==> inputs of v37 <==
==> flow/design.v <==
`timescale 1ns / 1ps
module thresholding(
    input wire clk, reset, enable,
    input wire signed [11 : 0] sig,
    output reg signed [11 : 0] y,
    output reg done,
    output reg [11 : 0] id
    );
parameter N = 2048, W = 13, threshold = 84, MEAN = 958;
localparam IDLE = 1'b0,
           WAIT = 2'b1,
           WORKING = 1'b1;
reg signed [11 : 0] d [0 : W - 1];  
reg signed [11 : 0] th;
reg signed [16 : 0] sum;
reg signed [11 : 0] curr_avg;
wire signed [11 : 0] din_curr_avg;
wire signed [16 : 0] din_sum;
reg state;
wire signed [11 : 0] mean;
wire signed [11 : 0] sig_diff;
assign din_curr_avg = din_sum/W;
assign mean = MEAN;
assign sig_diff = sig - mean;
assign din_sum = (sum + sig_diff - d[W - 1]);
integer i, j;
always @ (posedge clk)
begin
    if(reset) begin
        for(i = 0; i < W; i = i + 1) begin
            d[i] <= 12'b0;
        end
        sum <= 17'b0;
        curr_avg <= 12'b0;
        th <= threshold;
        state <= IDLE;
        done <= 1'b0;
        id <= 12'b0;
    end
    else begin
        case(state)
        IDLE: begin
            if(enable == 1'b1) begin
                state <= WORKING;
                id <= 12'b111111111111;
            end
            done <= 1'b0;
        end
        WORKING: begin
            sum <= din_sum;
            curr_avg <= din_curr_avg;
            for(j = 1; j < W; j = j + 1) begin
                d[j] <= d[j - 1];
            end
            d[0] <= sig_diff;
            if(sig_diff >= th + curr_avg) begin
                y <= sig_diff;
            end
            else begin
                y <= 12'b0;
            end
            done <= 1'b1;
            id = id + 1;
            if(id == 2047)
                state <= IDLE;
        end
        endcase
    end
end
endmodule
==> flow/run.sh <==
#!/bin/bash
# the make line also repeats each setting of config.mk as NAME=value (left out here)
make -C /OpenROAD-flow-scripts/flow DESIGN_CONFIG=/design/flow/config.mk WORK_HOME=/design/flow/orfs CLKGATE_MAP_FILE= finish
==> flow/config.mk <==
export PLATFORM = sky130hd
export DESIGN_NAME = thresholding
export DESIGN_NICKNAME = thresholding
export VERILOG_FILES = /design/flow/design.v
export SDC_FILE = /design/flow/constraint.sdc
export NUM_CORES = 4
export LEC_CHECK = 0
export CAP_MARGIN = 25
export CELL_PAD_IN_SITES_DETAIL_PLACEMENT = 2
export CELL_PAD_IN_SITES_GLOBAL_PLACEMENT = 3
export CORE_ASPECT_RATIO = 1.5
export CORE_MARGIN = 2
export CORE_UTILIZATION = 58
export CTS_CLUSTER_DIAMETER = 192
export GPL_ROUTABILITY_DRIVEN = 1
export GPL_TIMING_DRIVEN = 0
export MAX_ROUTING_LAYER = met5
export MIN_ROUTING_LAYER = met1
export PLACE_DENSITY = 0.64
export SETUP_SLACK_MARGIN = 0.83
export SLEW_MARGIN = 40
export TNS_END_PERCENT = 30
==> flow/constraint.sdc <==
create_clock -name core_clock -period 14.5 [get_ports {clk}]
set_input_delay 2.9000 -clock core_clock [delete_from_list [all_inputs] [get_ports {clk}]]
set_output_delay 2.9000 -clock core_clock [all_outputs]
set_load 0.01 [all_outputs]
==> v22: changes against v37 <==
==> flow/config.mk (replaced) <==
export PLATFORM = sky130hd
export DESIGN_NAME = thresholding
export DESIGN_NICKNAME = thresholding
export VERILOG_FILES = /design/flow/design.v
export SDC_FILE = /design/flow/constraint.sdc
export NUM_CORES = 4
export LEC_CHECK = 0
export CAP_MARGIN = 20
export CORE_MARGIN = 2
export CORE_UTILIZATION = 66
export SETUP_SLACK_MARGIN = 1.4
export SLEW_MARGIN = 20
==> flow/constraint.sdc (replaced) <==
create_clock -name core_clock -period 13.5 [get_ports {clk}]
set_input_delay 2.7000 -clock core_clock [delete_from_list [all_inputs] [get_ports {clk}]]
set_output_delay 2.7000 -clock core_clock [all_outputs]
set_load 0.01 [all_outputs]
==> impl_metrics.toml <==
# generated from flow reports
[run_status]
run_status = "stopped before the end"
haltStage = "global routing (5_1_grt)"
tool.error = "[ERROR GRT-0232] Routing congestion too high. Check the congestion heatmap in the GUI."

[floorplan]
floorplan.initialDensity = 0.678
die_width_um = 146
coreArea_um2 = 19700
die_h_um = 146
placementRows = 51
-- figures above: v22

==> impl_metrics.toml <==
# generated from flow reports
[run_status]
run_status = "stopped before the end"
haltStage = "global placement without I/O (3_1_place_gp_skip_io)"
tool.error = "[ERROR GPL-0301] Utilization 124.549 % exceeds 100%."

[floorplan]
floorplan.initialDensity = 0.593
coreArea_um2 = 22500
placementRows = 67
die_h_um = 190

[synth]
adder_share = 0.0629
syn-instance-count = 1533
synth-async-reset-ratio = 0
yosysUniqueCellTypes = 109
ys_seq_elements = 211
-- figures above: v37


* * *

==> run a: inputs <==
// thresholding: RTL as listed in full above, without the edits since
export LEC_CHECK = 0
export ABC_AREA = 1
export CAP_MARGIN = 35
export CORE_MARGIN = 2
export CORE_UTILIZATION = 72
export CTS_CLUSTER_SIZE = 60
export HOLD_SLACK_MARGIN = 0.3
export MAX_ROUTING_LAYER = met4
export MIN_ROUTING_LAYER = met1
export PLACE_DENSITY_LB_ADDON = 0.2
export SLEW_MARGIN = 35
export TNS_END_PERCENT = 5
create_clock -name core_clock -period 12.1 [get_ports {clk}]
run.sh (not shown) runs the stock make flow with config.mk's settings and CLKGATE_MAP_FILE=.
==> run b (differences from run a) <==
Settings changed: ABC_AREA 1 to unset, CAP_MARGIN 35 to 20, CORE_UTILIZATION 72 to 63, CTS_CLUSTER_SIZE 60 to unset, HOLD_SLACK_MARGIN 0.3 to unset, MAX_ROUTING_LAYER met4 to unset, MIN_ROUTING_LAYER met1 to unset, PLACE_DENSITY_LB_ADDON 0.2 to unset, SLEW_MARGIN 35 to 20, TNS_END_PERCENT 5 to unset.
==> flow/constraint.sdc (replaced) <==
create_clock -name core_clock -period 6.94 [get_ports {clk}]
set_input_delay 1.3880 -clock core_clock [delete_from_list [all_inputs] [get_ports {clk}]]
set_output_delay 1.3880 -clock core_clock [all_outputs]
set_load 0.01 [all_outputs]
==> run c (differences from run a) <==
Settings changed: ABC_AREA 1 to unset, CAP_MARGIN 35 to 15, CELL_PAD_IN_SITES_DETAIL_PLACEMENT set to 1, CORE_ASPECT_RATIO set to 1.43, CORE_MARGIN 2 to 7, CORE_UTILIZATION 72 to 55, CTS_CLUSTER_SIZE 60 to 91, GPL_ROUTABILITY_DRIVEN set to 0, HOLD_SLACK_MARGIN 0.3 to -0.04, MAX_ROUTING_LAYER met4 to unset, MIN_ROUTING_LAYER met1 to unset, PLACE_DENSITY_LB_ADDON 0.2 to 0.26, SLEW_MARGIN 35 to 20, TNS_END_PERCENT 5 to 45.
==> flow/constraint.sdc (replaced) <==
create_clock -name core_clock -period 14.0 [get_ports {clk}]
set_input_delay 2.8000 -clock core_clock [delete_from_list [all_inputs] [get_ports {clk}]]
set_output_delay 2.8000 -clock core_clock [all_outputs]
set_load 0.01 [all_outputs]
==> run d (differences from run a) <==
Settings changed: ABC_AREA 1 to unset, CAP_MARGIN 35 to 20, CORE_UTILIZATION 72 to 40, CTS_CLUSTER_SIZE 60 to unset, HOLD_SLACK_MARGIN 0.3 to unset, MAX_ROUTING_LAYER met4 to unset, MIN_ROUTING_LAYER met1 to unset, PLACE_DENSITY_LB_ADDON 0.2 to unset, SLEW_MARGIN 35 to 20, TNS_END_PERCENT 5 to unset.
==> flow/constraint.sdc (replaced) <==
create_clock -name core_clock -period 13.5 [get_ports {clk}]
set_input_delay 2.7000 -clock core_clock [delete_from_list [all_inputs] [get_ports {clk}]]
set_output_delay 2.7000 -clock core_clock [all_outputs]
set_load 0.01 [all_outputs]
==> impl_metrics.env <==
# flow metrics
export IMPL_status="no timing/DRC/antenna violations"
export IMPL_topCombFamilyByArea="AND-OR/OR-AND gates"
export IMPL_dp_cells=2216
export IMPL_ys_sh_mux_pct=14.0
export IMPL_ctsResizeCount=52
export IMPL_grt_overflow=0
export IMPL_gp_congestion=0.902
export IMPL_placed_cell_area_sq_um=16200
That was run d.
==> impl_metrics.env <==
# flow metrics
export IMPL_ys_flop_type="dfxtp_1"
export IMPL_grt_overflow=59
export IMPL_post_cts_setup_buffers=15
export IMPL_placed_cell_area_sq_um=13800
export IMPL_dp_cells=2130
export IMPL_grt_usage_pct=79.4
export IMPL_adder_share_pct=6.65
export IMPL_topCombFamilyByArea="simple AND/OR/NAND/NOR gates"
export IMPL_status="aborted with a tool error"
export IMPL_fp_coreArea_sq_um=16500
export IMPL_ys_types=51
export IMPL_gp_congestion=0.980
export IMPL_top_cells_by_count="nor2_1, nand2_1, inv_1"
export IMPL_ctsResizeCount=93
export IMPL_firstError="[ERROR GRT-0232] Routing congestion too high. Check the congestion heatmap in the GUI."
export IMPL_failed_stage="5_1_grt"
That was run a.
==> impl_metrics.env <==
# flow metrics
export IMPL_status="finished with violations"
export IMPL_so_faults="negative setup slack"
export IMPL_setup_violations=12
export IMPL_placed_cell_area_sq_um=16400
export IMPL_setup_ws_ns=-5.26
export IMPL_ys_sh_mux_pct=14.0
export IMPL_grt_overflow=0
export IMPL_topCombFamilyByArea="AND-OR/OR-AND gates"
export IMPL_dp_cells=2076
export IMPL_gp_congestion=0.952
That was run b.
==> impl_metrics.env <==
# flow metrics
export IMPL_status="aborted with a tool error"
export IMPL_failed_stage="4_1_cts"
export IMPL_firstError="[ERROR DPL-0033] detailed placement checks failed during check placement."
export IMPL_adder_share_pct=6.29
export IMPL_dp_cells=2049
export IMPL_ys_types=109
export IMPL_placed_cell_area_sq_um=15600
export IMPL_topCombFamilyByArea="AND-OR/OR-AND gates"
That was run c.

* * *

==> inputs of job 3718 <==
Starts from the design.v that is shown in full above.
clock: 12.2 ns
lec_check: 0
abc_area: 1
cap_margin: 0
core_margin: 2
core_utilization: 72
cts_cluster_size: 60
hold_slack_margin: 0.07
max_routing_layer: met4
min_routing_layer: met1
place_density_lb_addon: 0.2
slew_margin: 35
==> job 2709: changes against job 3718 <==
CAP_MARGIN = 35   (was 0)
HOLD_SLACK_MARGIN = default   (was 0.07)
==> flow/constraint.sdc (replaced) <==
create_clock -name core_clock -period 12.9 [get_ports {clk}]
set_input_delay 2.5800 -clock core_clock [delete_from_list [all_inputs] [get_ports {clk}]]
set_output_delay 2.5800 -clock core_clock [all_outputs]
set_load 0.01 [all_outputs]
==> job 6154: changes against job 3718 <==
ABC_AREA = default   (was 1)
CAP_MARGIN = 20   (was 0)
CORE_UTILIZATION = 61   (was 72)
CTS_CLUSTER_SIZE = 42   (was 60)
HOLD_SLACK_MARGIN = 0.29   (was 0.07)
MAX_ROUTING_LAYER = default   (was met4)
MIN_ROUTING_LAYER = default   (was met1)
PLACE_DENSITY_LB_ADDON = default   (was 0.2)
SETUP_SLACK_MARGIN = 2.05   (was default)
SLEW_MARGIN = 20   (was 35)
==> flow/constraint.sdc (replaced) <==
create_clock -name core_clock -period 6.94 [get_ports {clk}]
set_input_delay 1.3880 -clock core_clock [delete_from_list [all_inputs] [get_ports {clk}]]
set_output_delay 1.3880 -clock core_clock [all_outputs]
set_load 0.01 [all_outputs]
==> results <==
Result of the run: job 3718 aborted with a tool error; job 2709 finished clean; job 6154 failed layout checks
Failing step: job 3718 5_1_grt; job 2709 -; job 6154 -
Layout check failures: job 3718 -; job 2709 -; job 6154 negative setup slack
Sequential area share after synthesis: job 3718 35.73%; job 2709 35.73%; job 6154 32.60%
Insertion Delay late pin: job 3718 -; job 2709 0.52 ns; job 6154 0.51 ns
Sequential cells: job 3718 -; job 2709 211; job 6154 211
Total cell area reported by yosys after synthesis: job 3718 12160 um^2; job 2709 12160 um^2; job 6154 13330 um^2
Worst slack at placement: job 3718 -1.255 ns; job 2709 -0.5653 ns; job 6154 -6.167 ns
Area of all placed cells without fillers: job 3718 -; job 2709 14490 um^2; job 6154 18710 um^2
Max-Cap Viols: job 3718 -; job 2709 0; job 6154 0
Via Count: job 3718 -; job 2709 11950; job 6154 13700
Cell count after placement: job 3718 2126; job 2709 2051; job 6154 2104
Clock network area share: job 3718 -; job 2709 4.777%; job 6154 4.098%
Clock slew seen by the registers of the worst setup and hold paths: job 3718 -; job 2709 0.07 ns; job 6154 0.07 ns
Slowest cell on the critical path: job 3718 -; job 2709 sky130_fd_sc_hd__fa_1; job 6154 sky130_fd_sc_hd__fa_1
Worst slack on hold paths: job 3718 -; job 2709 0.4711 ns; job 6154 0.4923 ns
Proportion of cell area occupied by multi-input gates: job 3718 -; job 2709 48.89%; job 6154 50.09%
